run 1:
## tt_um_control_top
module tt_um_control_top #(
  parameter ADDRW = 24,
  parameter OPCODEW = 2,
  parameter REQ_QDEPTH = 4,
  parameter COMP_QDEPTH = 4
  ) (
    input  wire       ena,       
    input  wire       clk,       
    input  wire       rst_n,     
    input  wire [7:0] ui_in, 
    output wire [7:0] uo_out, 
    input  wire [7:0] uio_in,     
    output wire [7:0] uio_out, 
    output wire [7:0] uio_oe      
);
Settings: LEC_CHECK=0, CAP_MARGIN=20, CORE_MARGIN=2, CORE_UTILIZATION=70, CTS_CLUSTER_DIAMETER=54, CTS_CLUSTER_SIZE=49, SETUP_SLACK_MARGIN=0.9, SLEW_MARGIN=20; clock period 3.33 ns.
run.sh (not shown) runs the stock make flow with config.mk's settings and CLKGATE_MAP_FILE=.
Setup changes, run 1 to run 2
--- a/flow/config.mk
+++ b/flow/config.mk
@@ -7,0 +8 @@
+export ABC_AREA = 1
@@ -10 +11 @@
-export CORE_UTILIZATION = 70
+export CORE_UTILIZATION = 72
@@ -12,0 +14 @@
+export PLACE_DENSITY_LB_ADDON = 0.04
Notes after the runs:
From run 1 to run 2 the numbers moved as follows: peak per-stage delay on the critical path -0.09 ns; synthesized chip area reported by yosys +4.6%; reported clock group power -about 0.5%.
The higher number of non-clock inverters in the layout came out of run 2.
Compared with run 1, in run 2 first-pass GRT wire length picked up an extra about 8%; post-layout minimum cycle time lost 0.33 ns; via count of the first global-routing pass picked up an extra about 17%.
Comparing run 1 and run 2, multi-input gate area in the final layout is higher on run 1.
For run 2, the combinational family with the most area after synthesis was simple AND/OR/NAND/NOR gates, unlike run 1, where it was multiplexers.
Going from run 1 to run 2, placer's final routability congestion estimate lower; area growth from synthesis to layout lower.
Of the two values seen for destination of the critical timing path, uo_out[3] was produced by run 2 and uo_out[5] by run 1.
> inputs changed (run 2 -> run 3)
--- a/flow/config.mk
+++ b/flow/config.mk
@@ -8 +7,0 @@
-export ABC_AREA = 1
@@ -11,5 +10 @@
-export CORE_UTILIZATION = 72
-export CTS_CLUSTER_DIAMETER = 54
-export CTS_CLUSTER_SIZE = 49
-export PLACE_DENSITY_LB_ADDON = 0.04
-export SETUP_SLACK_MARGIN = 0.9
+export CORE_UTILIZATION = 64
==> flow/constraint.sdc <==
create_clock -name core_clock -period 14.7 [get_ports {clk}]
set_input_delay 2.9400 -clock core_clock [delete_from_list [all_inputs] [get_ports {clk}]]
set_output_delay 2.9400 -clock core_clock [all_outputs]
set_load 0.01 [all_outputs]
==> results <==
- In the metrics for run 3 and run 2, the one carrying the lower proportion of final cell area spent on non-clock buffers is run 3.
- Final hold slack, run 3 and run 2: smaller value in run 2
- Clock skew improves in run 3 relative to run 2.
- On clock network fraction of design power: between run 3 and run 2, it ends up higher for run 3.
- Looking at worst endpoint data arrival time, run 3 sits 1.53 ns higher than run 2 does.
- ha_1 as the standard cell with the maximum stage delay on the critical path was reported by run 3, and dfrtp_1 by run 2.
- Summary of run 3 over run 2: number of buffers added by the clock tree synthesis step grew by about 60%, routed via count divided by cell count grew by about 6%, number of signal-net buffers in the layout decreased by 53% relative to the old numbers, routed length on met2 went down, synthesized cell count dropped 1542.
- Compared with run 2, run 3 shows a sequential share of layout area that is 2.1 points higher.
Inputs modified between run 3 and run 4:
--- a/flow/config.mk
+++ b/flow/config.mk
@@ -7,0 +8 @@
+export ABC_AREA = 1
@@ -10 +11,2 @@
-export CORE_UTILIZATION = 64
+export CORE_UTILIZATION = 72
+export CTS_CLUSTER_DIAMETER = 225
==> flow/constraint.sdc <==
create_clock -name core_clock -period 3.31 [get_ports {clk}]
set_input_delay 0.6620 -clock core_clock [delete_from_list [all_inputs] [get_ports {clk}]]
set_output_delay 0.6620 -clock core_clock [all_outputs]
set_load 0.01 [all_outputs]
==> comparison <==
Run 4 | stages: all done | timing, DRC, antenna: all pass
From run 3 to run 4 the numbers moved as follows: worst-case setup margin in the final layout went down; insertion delay of the later-clocked pin in the worst-skew pair climbed 0.02 ns; total power moved up.
multiplexers as the dominant non-sequential cell family after synthesis was reported by run 3, and simple AND/OR/NAND/NOR gates by run 4.
Cell count: run 4 higher than run 3
Clock buffer instance count of the final layout ended up about 3% higher on run 4 than on run 3.

* * *

Setup of run A:
tt_um_control_top again, from the RTL that the note above started with.
// tt_um_control_top
module tt_um_control_top #(
  parameter ADDRW = 24,
  parameter OPCODEW = 2,
  parameter REQ_QDEPTH = 4,
  parameter COMP_QDEPTH = 4
  ) (
    input  wire       ena,       
    input  wire       clk,       
    input  wire       rst_n,     
    input  wire [7:0] ui_in, 
    output wire [7:0] uo_out, 
    input  wire [7:0] uio_in,     
    output wire [7:0] uio_out, 
    output wire [7:0] uio_oe      
);
Settings: LEC_CHECK=0, ABC_AREA=1, CAP_MARGIN=20, CORE_ASPECT_RATIO=0.51, CORE_MARGIN=2, CORE_UTILIZATION=71, CTS_CLUSTER_DIAMETER=236, HOLD_SLACK_MARGIN=-0.08, PLACE_DENSITY_LB_ADDON=0.3, SETUP_SLACK_MARGIN=0.18, SLEW_MARGIN=20; clock period 5.75 ns.
Relative to run A, the following input files were edited for run B:
==> flow/config.mk <==
export PLATFORM = sky130hd
export DESIGN_NAME = tt_um_control_top
export DESIGN_NICKNAME = tt_um_control_top
export VERILOG_FILES = /design/flow/design.v
export SDC_FILE = /design/flow/constraint.sdc
export NUM_CORES = 4
export LEC_CHECK = 0
export CAP_MARGIN = 20
export CORE_MARGIN = 2
export CORE_UTILIZATION = 40
export SLEW_MARGIN = 20
==> flow/constraint.sdc <==
create_clock -name core_clock -period 5.86 [get_ports {clk}]
set_input_delay 1.1720 -clock core_clock [delete_from_list [all_inputs] [get_ports {clk}]]
set_output_delay 1.1720 -clock core_clock [all_outputs]
set_load 0.01 [all_outputs]
==> comparison <==
Total power: lower on run B
Slack of the critical path: run B vs run A up 0.24 ns
The fraction of area in non-clock buffers reported for run B is smaller than that of run A by 0.16 points.
Leakage dissipation: run B lower than run A
met2 as the routing layer with the top usage in global route was reported by run B, and met1 by run A.
The number of buffer and inverter stages on the critical path of run B falls short of that of run A by 1.
For xor/xnor cell area share of the yosys netlist, run B and run A come out practically identical.
Between run B and run A, sum of met3 wire segment lengths after detailed routing is lower for run B, run A comes in above that.
Summary of run B over run A: total die area went up about 70%, logic gate share of total power lower.
Inputs modified between run B and run C:
-- flow/config.mk --
<<< run B, line 6
export NUM_CORES = 4
export LEC_CHECK = 0
export CAP_MARGIN = 20
export CORE_MARGIN = 2
export CORE_UTILIZATION = 40
export SLEW_MARGIN = 20
>>> run C, line 6
export NUM_CORES = 4
export LEC_CHECK = 0
export ABC_AREA = 1
export CAP_MARGIN = 20
export CORE_MARGIN = 2
export CORE_UTILIZATION = 72
export SETUP_SLACK_MARGIN = 0.31
export SLEW_MARGIN = 20
==> flow/constraint.sdc <==
create_clock -name core_clock -period 3.27 [get_ports {clk}]
set_input_delay 0.6540 -clock core_clock [delete_from_list [all_inputs] [get_ports {clk}]]
set_output_delay 0.6540 -clock core_clock [all_outputs]
set_load 0.01 [all_outputs]
Findings:
Against run B, run C reports a largest net degree at the start of global routing that is lower. ~same clock transition time at the flip-flop clock pins of the worst setup and hold paths in run B and run C. Via count of the routed design: run C vs run B up 32%. Run C vs. run B: slew of the pin with the lowest slew margin went down by 0.092 ns; sum of routed wire length over all layers went up by about 11%. Run C vs run B: number of global-route vias before repair up in run C. Share of power burned in the clock network for run C is lower than for run B. The register area on run B is in line with that on run C. A uppermost metal layer occupied by signal nets of met4 is what run B shows, while met5 belongs to run C. In run C relative to run B, sequential power had gone up by more than 100%. Total placed instance area for run C: about 3.5% up relative to run B.
What run D does differently from run C at the input level:
-- flow/config.mk --
<<< run C, line 10
export CORE_MARGIN = 2
export CORE_UTILIZATION = 72
export SETUP_SLACK_MARGIN = 0.31
export SLEW_MARGIN = 20
>>> run D, line 10
export CORE_MARGIN = 2
export CORE_UTILIZATION = 72
export CTS_CLUSTER_DIAMETER = 397
export CTS_CLUSTER_SIZE = 10
export SETUP_SLACK_MARGIN = 0.96
export SLEW_MARGIN = 20
Results
The final layout from run D, which completed every stage, passed the timing, DRC and antenna checks at the end of the flow. Looking at worst setup path startpoint, the bus_arbiter_inst.curr_mode[1] result is from run D; the aes_fsm_inst.state[9] one comes from run C. | max-slew headroom at the worst pin | run D vs run C | 4.1 points higher |. Run D reports a lower highest fanout seen on the critical path than run C does. Clock-buffer cell count, run C and run D, higher one = run D. In run D, the post-CTS setup buffer count came out 13 above the value in run C. Status: synthesized area parity (run C, run D). Status: total internal power parity (run C, run D). Of run C and run D, the run reporting the higher worst reg2reg path depth was run C. In run D the final area turned out about 0.9% higher than in run C. Of run D and run C, it is run D that has the higher wire length on met2. Compare run C and run D | combinational power lower: run C. Total clock network power: run D vs run C down about 0.9%.

* * *

Setup of north:
tt_um_control_top again, from the RTL that the note above started with.
clock: 5.75 ns
lec_check: 0
abc_area: 1
cap_margin: 0
core_aspect_ratio: 0.51
core_margin: 2
core_utilization: 71
cts_cluster_diameter: 236
hold_slack_margin: -0.08
place_density_lb_addon: 0.06
setup_slack_margin: 1.63
slew_margin: 20
north ran to completion and came out clean on the timing, DRC and antenna checks.
### north -> south
Settings: PLACE_DENSITY_LB_ADDON no longer set, was 0.06; CORE_UTILIZATION now 37, was 71; HOLD_SLACK_MARGIN no longer set, was -0.08; CAP_MARGIN now 20, was 0; CORE_ASPECT_RATIO no longer set, was 0.51; CTS_CLUSTER_DIAMETER no longer set, was 236; ABC_AREA no longer set, was 1; SETUP_SLACK_MARGIN no longer set, was 1.63; the clock period (ns, I/O delays scaled along) now 5.86, was 5.75.
==> results <==
- Re count of TritonRoute iterations in the first routing pass: south and north aren't equal, and the higher value belongs to north.
- Post-place setup slack delta for south relative to north: 0.093 ns lower
- Vertical die dimension (south over north): increase, 88%
- Relative to north, power share of the clock group has increased by 9.1 points in south.
- Diff north..south | count of final setup violators | unchanged
Power is estimated from default activity; no workload was simulated.
